Setup of build 55:
Design booth, start of the top module:
module booth(
    input clk,
    input load,
    input reset,
    input [31:0] M,  
    input [31:0] Q,  
    output reg [63:0] P,  
    output done           
    );
For scale: ~3800 cells after synthesis, ~130 flip-flops.
Settings: LEC_CHECK=0, ABC_AREA=1, CAP_MARGIN=20, CORE_MARGIN=2, CORE_UTILIZATION=72, CTS_CLUSTER_DIAMETER=199, CTS_CLUSTER_SIZE=96, SETUP_SLACK_MARGIN=0.24, SLEW_MARGIN=20, TNS_END_PERCENT=10; clock period 3.34 ns.
run.sh (not shown) runs the stock make flow with config.mk's settings and CLKGATE_MAP_FILE=.
Status: build 55 FAILED at global routing (tool error)
## Diff of input files: build 36 against build 55
- CTS_CLUSTER_DIAMETER no longer set, was 199
- SETUP_SLACK_MARGIN no longer set, was 0.24
- CTS_CLUSTER_SIZE now 98, was 96
- CORE_UTILIZATION now 61, was 72
- TNS_END_PERCENT no longer set, was 10
- the clock period (ns, I/O delays scaled along) now 4.39, was 3.34
--- outcome ---
Build 36 ran to completion and came out clean on the timing, DRC and antenna checks.
Of build 36 and build 55, the run reporting the lower standard cell core area was build 55.
Build 36 — final HPWL from detailed placement 4.3% lower, build 55 as reference
Summary of the comparison: floorplan-stage core utilization is lower in build 36, relative to build 55.
In build 36, number of gates resized after cts is lower than in build 55.
The run showing the greater chip footprint is build 36.
Looking at build 36 and build 55, the cell area after synthesis is a wash.
Build 55 -> build 36: synthesized cell count delta 0, exact match
Going from build 55 to build 36, the post-CTS setup buffer count was found to have gone down by 21.
[inputs] build 84 vs build 36
- putting CTS_CLUSTER_DIAMETER at 395 where nothing was set
- swapping 61 for 40 in CORE_UTILIZATION
- clearing ABC_AREA, which used to be 1
- putting SETUP_SLACK_MARGIN at 2.29 where nothing was set
- swapping 4.39 for 10.0 in the clock period (ns, I/O delays scaled along)
- Compared build 84 vs build 36, and tap cell count is up in build 84.
- [diff] cell area, build 84 relative to build 36: improvement
- Share of the final layout cell area in sequential cells: build 84 > build 36
- Compared with build 36, build 84 shows area fraction in compound gates higher by 20 points.

The RTL this note starts from:
==> flow/design.v <==
`timescale 1ns / 1ps
module booth(
    input clk,
    input load,
    input reset,
    input [31:0] M,  
    input [31:0] Q,  
    output reg [63:0] P,  
    output done           
    );
    reg signed [63:0] A;                
    reg signed [31:0] Q_temp;            
    reg signed [31:0] M_temp;            
    reg [4:0] Count;                       
    reg Q_minus_one;                     
    always @(posedge clk)
    begin
        if (reset == 1) 
        begin
            A = 64'b0;
            Q_minus_one = 0;
            P = 64'b0;
            Q_temp = 32'b0;
            M_temp = 32'b0;
            Count = 5'd16;
        end
        else if (load == 1)
        begin
            Q_temp = Q;
            M_temp = M;
            A = 64'b0;    
            Q_minus_one = 0;  
            Count = 5'd16;    
        end
        else if (Count > 5'd0)
        begin
            case ({Q_temp[1:0], Q_minus_one})
                3'b000, 3'b111:   
                    begin
                    end
                3'b001, 3'b010:   
                    begin
                        A = A + {{32{M_temp[31]}}, M_temp};
                    end
                3'b011:   
                    begin
                        A = A + ({{32{M_temp[31]}}, M_temp} << 1); 
                    end
                3'b100:   
                    begin
                        A = A - ({{32{M_temp[31]}}, M_temp} << 1); 
                    end
                3'b101, 3'b110:   
                    begin
                        A = A - {{32{M_temp[31]}}, M_temp}; 
                    end
            endcase
            Q_minus_one = Q_temp[1];
            Q_temp = {A[1:0], Q_temp[31:2]};   
            A = {A[63], A[63:2]};   
            Count = Count - 1'b1;
        end
        else
        begin
            Count = 5'b0;
        end
        P = {A[31:0], Q_temp};
    end
    assign done = (Count == 5'd0);
endmodule
clock: 7.9 ns
lec_check: 0
abc_area: 1
cap_margin: 5
core_margin: 2
core_utilization: 40
cts_cluster_diameter: 249
cts_cluster_size: 98
min_routing_layer: met1
place_density: 0.36
setup_slack_margin: 0.08
slew_margin: 20
tns_end_percent: 30
Edit:
CELL_PAD_IN_SITES_DETAIL_PLACEMENT = 1   (was not set)
CORE_UTILIZATION = 46   (was 40)
PLACE_DENSITY = 0.4   (was 0.36)
The new run finished clean.
Clock skew rises by 7.6 ps.
Clock-buffer cell count is unchanged.
Non-clock buffer count shrinks by 4.
Synthesized area is unchanged.
Total power went up by 6.2%.
Via count grows by about 8%.
Core utilization goes up by 6.4 points.
Cell area stays flat.
Die area goes down by about 13%.
First-iteration DRC count shrinks by about 7%.
Edit:
ABC_AREA = not set   (was 1)
CELL_PAD_IN_SITES_DETAIL_PLACEMENT = not set   (was 1)
CORE_UTILIZATION = 70   (was 46)
CTS_CLUSTER_DIAMETER = not set   (was 249)
CTS_CLUSTER_SIZE = 88   (was 98)
PLACE_DENSITY = not set   (was 0.4)
TNS_END_PERCENT = not set   (was 30)
clock period = 5.56 ns   (was 7.9 ns; I/O delays follow)
Sequential share of layout area climbs by 3.2 points.
Clock skew drops by 5.6 ps.
Global-route usage climbs by 2.4 points.
Flip-flop count does not change.
Power climbs by well over a third.
Design area drops by about a fifth.
Edit:
CORE_UTILIZATION = 40   (was 70)
CTS_CLUSTER_DIAMETER = 309   (was not set)
CTS_CLUSTER_SIZE = 98   (was 88)
PLACE_DENSITY = 0.73   (was not set)
TNS_END_PERCENT = 30   (was not set)
clock period = 7.9 ns   (was 5.56 ns; I/O delays follow)
=>
- sequential power came out lower by a quarter to a third
- total power falls by a quarter to a third
- worst setup slack gets better by 1200 ps
- routed wire length rose by a few percent
- cell area shrinks slightly
- area after synthesis does not change
Edit:
ABC_AREA = 1   (was not set)
CELL_PAD_IN_SITES_DETAIL_PLACEMENT = 1   (was not set)
CORE_UTILIZATION = 46   (was 40)
CTS_CLUSTER_DIAMETER = 249   (was 309)
PLACE_DENSITY = 0.36   (was 0.73)
SETUP_SLACK_MARGIN = 2.11   (was 0.08)
Cell area rises by a quarter to a third; die area rises by roughly a tenth; sequential power rises by a few percent; sequential cell count stays the same; routed wire length rises by well over a third; setup slack improved by 950 ps.
No activity file was given, so power comes from the tool's default toggle rates.
